## cnn_layer1
module cnn_layer1 (
    input         clk,
    input         rst,
    input  [7:0]  pix_in,
    input         pix_valid,
    output [15:0] mp_out0,
    output        mp_valid0,
    output [15:0] mp_out1,
    output        mp_valid1,
    output [15:0] mp_out2,
    output        mp_valid2
);
Size: ~2300 flip-flops, roughly 0.14 mm^2 of cells after synthesis.
==> flow/config.mk <==
export PLATFORM = sky130hd
export DESIGN_NAME = cnn_layer1
export DESIGN_NICKNAME = cnn_layer1
export VERILOG_FILES = /design/flow/design.v
export SDC_FILE = /design/flow/constraint.sdc
export NUM_CORES = 4
export LEC_CHECK = 0
export ABC_AREA = 1
export CAP_MARGIN = 20
export CELL_PAD_IN_SITES_GLOBAL_PLACEMENT = 3
export CORE_ASPECT_RATIO = 0.83
export CORE_MARGIN = 7
export CORE_UTILIZATION = 20
export CTS_CLUSTER_DIAMETER = 32
export GPL_TIMING_DRIVEN = 1
export MAX_ROUTING_LAYER = met4
export MIN_ROUTING_LAYER = met2
export PLACE_DENSITY_LB_ADDON = 0.01
export SLEW_MARGIN = 35
==> flow/constraint.sdc <==
create_clock -name core_clock -period 19.1 [get_ports {clk}]
set_input_delay 3.8200 -clock core_clock [delete_from_list [all_inputs] [get_ports {clk}]]
set_output_delay 3.8200 -clock core_clock [all_outputs]
set_load 0.01 [all_outputs]
run.sh (not shown) runs the stock make flow with config.mk's settings and CLKGATE_MAP_FILE=.
Next try:
- ABC_AREA: 1 -> default
- CELL_PAD_IN_SITES_GLOBAL_PLACEMENT: 3 -> default
- CORE_ASPECT_RATIO: 0.83 -> 1.3
- CORE_MARGIN: 7 -> 2
- CORE_UTILIZATION: 20 -> 67
- MIN_ROUTING_LAYER: met2 -> met1
- SETUP_SLACK_MARGIN: default -> 2.61
- clock period: 19.1 -> 11.7 ns (I/O delays scaled with it)
Final area is lower by 9.9%.
Wire length is lower by 24%.
Die area is lower by 72%.
Worst hold slack is better by 0.041 ns.
Utilization is higher by 54 points.
Area after synthesis is lower by 4.1%.
Non-clock buffer count is higher by 420.
Clock-buffer cell count is lower by 342.
Next try:
- CORE_UTILIZATION: 67 -> 72
=> This time the run did not get past global routing on GRT-0116; synthesized cell count is unchanged; die size decreases by 6.9%; area after synthesis stays the same.
Next try:
- CORE_UTILIZATION: 72 -> 70
- HOLD_SLACK_MARGIN: default -> -0.07
- SETUP_SLACK_MARGIN: 2.61 -> 4.44
- clock period: 11.7 -> 13.0 ns (I/O delays scaled with it)
What happened:
- With this change the flow finished with timing, DRC and antenna clean
- synthesized area is unchanged
- die area increases by 2.8%
- synthesized cell count stays the same
Next try:
- ABC_AREA: default -> 1
- CORE_ASPECT_RATIO: 1.3 -> default
- CORE_UTILIZATION: 70 -> 71
- CTS_CLUSTER_DIAMETER: 32 -> 393
- CTS_CLUSTER_SIZE: default -> 98
- GPL_TIMING_DRIVEN: 1 -> default
- HOLD_SLACK_MARGIN: -0.07 -> default
- MAX_ROUTING_LAYER: met4 -> default
- MIN_ROUTING_LAYER: met1 -> default
- PLACE_DENSITY: default -> 0.42
- PLACE_DENSITY_LB_ADDON: 0.01 -> default
- SETUP_SLACK_MARGIN: 4.44 -> default
- SLEW_MARGIN: 35 -> 20
- clock period: 13.0 -> 5.88 ns (I/O delays scaled with it)
After rerunning:
- With this change the flow ended with an error in global routing with GRT-0232
- synthesized area rises by 4.3%
- die size rises by 2.8%
- synthesized cell count rises by 22%

Setup of run 1:
Starting RTL as in the previous note.
// cnn_layer1
module cnn_layer1 (
    input         clk,
    input         rst,
    input  [7:0]  pix_in,
    input         pix_valid,
    output [15:0] mp_out0,
    output        mp_valid0,
    output [15:0] mp_out1,
    output        mp_valid1,
    output [15:0] mp_out2,
    output        mp_valid2
);
clock: 10.6 ns
lec_check: 0
abc_area: 1
cap_margin: 20
core_aspect_ratio: 1.3
core_margin: 2
core_utilization: 72
cts_cluster_diameter: 220
gpl_timing_driven: 1
hold_slack_margin: -0.07
max_routing_layer: met4
min_routing_layer: met1
place_density_lb_addon: 0.03
setup_slack_margin: 4.44
slew_margin: 35
tns_end_percent: 5
Run 1 never completed; the flow aborted with a tool error in 5_1_grt.
What run 2 does differently from run 1 at the input level:
- clearing TNS_END_PERCENT, which used to be 5
- swapping 35 for 20 in SLEW_MARGIN
- swapping 72 for 70 in CORE_UTILIZATION
- clearing MIN_ROUTING_LAYER, which used to be met1
- clearing MAX_ROUTING_LAYER, which used to be met4
- swapping 4.44 for 1.5 in SETUP_SLACK_MARGIN
- clearing PLACE_DENSITY_LB_ADDON, which used to be 0.03
- clearing HOLD_SLACK_MARGIN, which used to be -0.07
- clearing CTS_CLUSTER_DIAMETER, which used to be 220
- clearing CORE_ASPECT_RATIO, which used to be 1.3
- clearing GPL_TIMING_DRIVEN, which used to be 1
- putting PLACE_DENSITY at 0.6 where nothing was set
- clearing ABC_AREA, which used to be 1
- swapping 10.6 for 10.7 in the clock period (ns, I/O delays scaled along)
Findings:
Although it ran to completion, run 2 produced a layout that fails the final checks because of capacitance limit, slew limit, setup timing. Looking at instance tally after logic synthesis, run 2 sits below run 1. Post-CTS setup repair buffer count, run 2 vs run 1: down by more than 10%. Measured against each other, run 2 and run 1 differ in share of synthesized area spent on multiplexers, the higher figure coming from run 2. Total cell area reported by yosys after synthesis | run 2 below run 1. | floorplan utilization | run 2 vs run 1 | 2.0 points lower |. Taking run 1 over run 2, the height of the chip ratio works out to 1.15.
Inputs modified between run 2 and run 3:
- CTS_CLUSTER_SIZE newly set to 86
- CELL_PAD_IN_SITES_DETAIL_PLACEMENT newly set to 1
- CTS_CLUSTER_DIAMETER newly set to 303
- SETUP_SLACK_MARGIN changed from 1.5 to 2.37
- ABC_AREA newly set to 1
- GPL_TIMING_DRIVEN newly set to 1
- CORE_ASPECT_RATIO newly set to 0.84
- PLACE_DENSITY removed (was 0.6)
- the clock period (ns, I/O delays scaled along) changed from 10.7 to 17.6
## What came out
Run 3 did not finish; a tool error ended it in 5_1_grt.
[flow] run 2 | stages: complete | final checks: fail | reason: capacitance limit, slew limit, setup timing
Measured against run 3, the cell count after placement of run 2 comes out at 0.869 times the reference value.
As far as share of async-settable or async-resettable flops after synthesis goes, run 2 and run 3 are indistinguishable; the numbers are identical.
H-tree depth reported by CTS delta for run 3 relative to run 2: 3 lower
Run 3 vs run 2: total setup buffers inserted after CTS down in run 3
Per the comparison of run 3 with run 2, effective utilization at floorplan essentially unchanged; yosys-reported design area after synthesis increased 4.3%; mean instance size in the synthesized netlist down 14%; number of standard cells reported by yosys climbed 22%; synthesized cell count now sits higher.
Of run 3 and run 2, the lower complex-gate fraction of the synthesized area belongs to run 3.
Floorplan die width: run 3 > run 2

## pepper
Starting RTL as in the previous note.
make LEC_CHECK=0 CAP_MARGIN=20 CORE_MARGIN=2 CORE_UTILIZATION=72 PLACE_DENSITY_LB_ADDON=0.0 SETUP_SLACK_MARGIN=2.05 SLEW_MARGIN=20 finish   # period 6.92 ns
No final results exist for pepper, since it was stopped by error GRT-0232 during global routing (5_1_grt).
Changes in violet relative to pepper:
diff --git a/flow/config.mk b/flow/config.mk
--- a/flow/config.mk
+++ b/flow/config.mk
@@ -10,3 +10,2 @@
-export CORE_UTILIZATION = 72
-export PLACE_DENSITY_LB_ADDON = 0.0
-export SETUP_SLACK_MARGIN = 2.05
+export CORE_UTILIZATION = 40
+export PLACE_DENSITY = 0.6
==> flow/constraint.sdc <==
create_clock -name core_clock -period 12.7 [get_ports {clk}]
set_input_delay 2.5400 -clock core_clock [delete_from_list [all_inputs] [get_ports {clk}]]
set_output_delay 2.5400 -clock core_clock [all_outputs]
set_load 0.01 [all_outputs]
Status: pepper FAILED at global routing (5_1_grt) (tool error). violet completed every stage of the flow, and the final layout passed the timing, DRC and antenna checks. Post-detailed-placement cell area sits lower in violet than in pepper. Final weighted congestion in routability-driven placement (higher): pepper. As far as number of buffers inserted for hold repair after clock tree synthesis goes, violet and pepper are indistinguishable; the numbers are identical. Sort violet and pepper by row count, ascending, and pepper comes first. Compared with pepper, die size in violet increased by more than half. Delta (violet minus pepper): die span in x has increased; area fraction in mux cells flat; worst slack at placement climbed 5.00 ns.
Edits applied to the flow inputs when going from violet to amber:
diff --git a/flow/config.mk b/flow/config.mk
--- a/flow/config.mk
+++ b/flow/config.mk
@@ -10,2 +10,3 @@
-export CORE_UTILIZATION = 40
-export PLACE_DENSITY = 0.6
+export CORE_UTILIZATION = 72
+export CTS_CLUSTER_SIZE = 33
+export PLACE_DENSITY_LB_ADDON = 0.0
==> flow/constraint.sdc <==
create_clock -name core_clock -period 6.92 [get_ports {clk}]
set_input_delay 1.3840 -clock core_clock [delete_from_list [all_inputs] [get_ports {clk}]]
set_output_delay 1.3840 -clock core_clock [all_outputs]
set_load 0.01 [all_outputs]
Findings:
Status(amber) = ERROR, stage = global routing (5_1_grt). In the flow results for amber and violet, the x dimension of the die is larger on violet. violet has a higher overall die area than amber. amber gives less number of clock buffers inserted by TritonCTS than violet did. For chip height, dividing the value from amber by the value from violet gives 0.75. Against violet, amber comes in about 6% higher on weighted congestion at the end of routability-driven global placement. Going from violet to amber, placed standard-cell area +about 5%, count of buffers added by post-CTS timing repair for setup +146. For the number of instances in the placed design, amber came in 4.8% lower than violet did. Of amber and violet, the run reporting the lower number of instances resized during post-cts repair was violet. In terms of post-synth design cell area, amber and violet differ only marginally. Looking only at initial core utilization, and setting everything else aside, the lower value of amber and violet goes to violet.
The inputs of indigo differ from those of amber as listed below.
diff --git a/flow/config.mk b/flow/config.mk
--- a/flow/config.mk
+++ b/flow/config.mk
@@ -8 +8,3 @@
-export CAP_MARGIN = 20
+export ABC_AREA = 1
+export CAP_MARGIN = 15
+export CORE_ASPECT_RATIO = 0.7
@@ -11,2 +13,4 @@
-export CTS_CLUSTER_SIZE = 33
-export PLACE_DENSITY_LB_ADDON = 0.0
+export CTS_CLUSTER_DIAMETER = 393
+export CTS_CLUSTER_SIZE = 98
+export PLACE_DENSITY = 0.42
+export SETUP_SLACK_MARGIN = 0.5
@@ -13,0 +18 @@
+export TNS_END_PERCENT = 45
==> flow/constraint.sdc <==
create_clock -name core_clock -period 5.88 [get_ports {clk}]
set_input_delay 1.1760 -clock core_clock [delete_from_list [all_inputs] [get_ports {clk}]]
set_output_delay 1.1760 -clock core_clock [all_outputs]
set_load 0.01 [all_outputs]
[summary]
- indigo vs amber: total die size up by a few percent
- From indigo to amber, total number of clock tree sinks did not move at all.
- Looking at core box area, indigo sits above amber.
- Synthesized cell count: indigo higher than amber
- The flow ended early for amber: it failed with a tool error in global routing (5_1_grt).
- indigo failed in global routing (5_1_grt) with ODB-0269.
- Number of buffers inserted to repair setup after CTS: indigo lower than amber
- Diff amber -> indigo: final weighted congestion in routability-driven placement climbed 11%; count of different cell masters after synthesis now sits lower.
- Looking at width of the chip across amber and indigo, the one that comes out lower is amber.
- amber → indigo: total CTS buffers -about 90%; number of standard-cell rows in the floorplan decreased 23.

Starting RTL as in the previous note.
==> flow/design.v (excerpt) <==
module cnn_layer1 (
    input         clk,
    input         rst,
    input  [7:0]  pix_in,
    input         pix_valid,
    output [15:0] mp_out0,
    output        mp_valid0,
    output [15:0] mp_out1,
    output        mp_valid1,
    output [15:0] mp_out2,
    output        mp_valid2
);
make LEC_CHECK=0 CAP_MARGIN=20 CORE_ASPECT_RATIO=1.3 CORE_MARGIN=2 CORE_UTILIZATION=72 CTS_CLUSTER_DIAMETER=32 CTS_CLUSTER_SIZE=47 GPL_TIMING_DRIVEN=1 MAX_ROUTING_LAYER=met4 MIN_ROUTING_LAYER=met1 PLACE_DENSITY_LB_ADDON=0.01 SETUP_SLACK_MARGIN=4.44 SLEW_MARGIN=35 TNS_END_PERCENT=5 finish   # period 15.0 ns
The starting point never finished: it broke off in 5_1_grt.
==> next run, changes <==
Settings changed: CORE_ASPECT_RATIO 1.3 to unset, CORE_UTILIZATION 72 to 40, CTS_CLUSTER_DIAMETER 32 to unset, CTS_CLUSTER_SIZE 47 to unset, GPL_TIMING_DRIVEN 1 to unset, MAX_ROUTING_LAYER met4 to unset, MIN_ROUTING_LAYER met1 to unset, PLACE_DENSITY set to 0.6, PLACE_DENSITY_LB_ADDON 0.01 to unset, SETUP_SLACK_MARGIN 4.44 to 0.15, SLEW_MARGIN 35 to 20, TNS_END_PERCENT 5 to unset.
Clock period 15.0 ns to 12.7 ns, I/O delays scaled along.
- The changed run completed with no timing, DRC or antenna violations
- synthesized cell count stays the same
- die area rose by about 80%
- synthesized area is unchanged
==> next run, changes <==
Settings changed: CORE_ASPECT_RATIO set to 0.53, CORE_UTILIZATION 40 to 72, CTS_CLUSTER_DIAMETER set to 32, CTS_CLUSTER_SIZE set to 47, GPL_TIMING_DRIVEN set to 1, MAX_ROUTING_LAYER set to met4, MIN_ROUTING_LAYER set to met1, PLACE_DENSITY 0.6 to unset, PLACE_DENSITY_LB_ADDON set to 0.01, SETUP_SLACK_MARGIN 0.15 to 4.44, SLEW_MARGIN 20 to 35.
Clock period 12.7 ns to 15.0 ns, I/O delays scaled along.
The changed run aborted during 5_1_grt.
Area after synthesis does not change.
Synthesized cell count does not change.
Die size came out lower by about 44%.
==> next run, changes <==
Settings changed: ABC_AREA set to 1, CORE_ASPECT_RATIO 0.53 to 1.3, CTS_CLUSTER_DIAMETER 32 to 228, CTS_CLUSTER_SIZE 47 to unset, HOLD_SLACK_MARGIN set to -0.07, PLACE_DENSITY_LB_ADDON 0.01 to 0.03, SETUP_SLACK_MARGIN 4.44 to 3.64.
Clock period 15.0 ns to 12.5 ns, I/O delays scaled along.
The new run ended with an error in 5_1_grt with GRT-0116. Area after synthesis increases by 4.3%. Die area went up by 4.2%. Synthesized cell count climbs by 22%.

== v6 ==
cnn_layer1 again, from the RTL that the note above started with.
## cnn_layer1
module cnn_layer1 (
    input         clk,
    input         rst,
    input  [7:0]  pix_in,
    input         pix_valid,
    output [15:0] mp_out0,
    output        mp_valid0,
    output [15:0] mp_out1,
    output        mp_valid1,
    output [15:0] mp_out2,
    output        mp_valid2
);
make LEC_CHECK=0 ABC_AREA=1 CAP_MARGIN=20 CELL_PAD_IN_SITES_DETAIL_PLACEMENT=2 CELL_PAD_IN_SITES_GLOBAL_PLACEMENT=2 CORE_ASPECT_RATIO=1.03 CORE_MARGIN=4 CORE_UTILIZATION=20 CTS_CLUSTER_DIAMETER=32 GPL_ROUTABILITY_DRIVEN=0 GPL_TIMING_DRIVEN=0 HOLD_SLACK_MARGIN=-0.04 MAX_ROUTING_LAYER=met5 MIN_ROUTING_LAYER=met2 PLACE_DENSITY_LB_ADDON=0.01 SLEW_MARGIN=35 TNS_END_PERCENT=70 finish   # period 19.1 ns
v6 did not stop at any stage, and its layout met the timing, DRC and antenna checks.
[inputs] v20 vs v6
- removing GPL_TIMING_DRIVEN (formerly 0)
- setting CTS_CLUSTER_SIZE to 45 for the first time
- changing SLEW_MARGIN from 35 to 20
- removing CELL_PAD_IN_SITES_GLOBAL_PLACEMENT (formerly 2)
- removing MAX_ROUTING_LAYER (formerly met5)
- changing CORE_MARGIN from 4 to 2
- removing MIN_ROUTING_LAYER (formerly met2)
- setting SETUP_SLACK_MARGIN to 5.0 for the first time
- changing CORE_ASPECT_RATIO from 1.03 to 0.56
- changing CORE_UTILIZATION from 20 to 43
- changing TNS_END_PERCENT from 70 to 90
- removing CELL_PAD_IN_SITES_DETAIL_PLACEMENT (formerly 2)
- removing CTS_CLUSTER_DIAMETER (formerly 32)
- removing HOLD_SLACK_MARGIN (formerly -0.04)
- removing PLACE_DENSITY_LB_ADDON (formerly 0.01)
- changing the clock period (ns, I/O delays scaled along) from 19.1 to 16.8
fa_1 as the cell type of the slowest stage on the worst timing path was reported by v6, and xor2_1 by v20.
When v20 is set beside v6, its maximum frequency turns out to be 11 MHz larger.
Summary of v20 over v6: total global routing track utilization rose 1.3 points; wire length after detailed routing fell 27%; count of inserted tapcells fell 5,078; number of nets in the synthesized netlist about even.
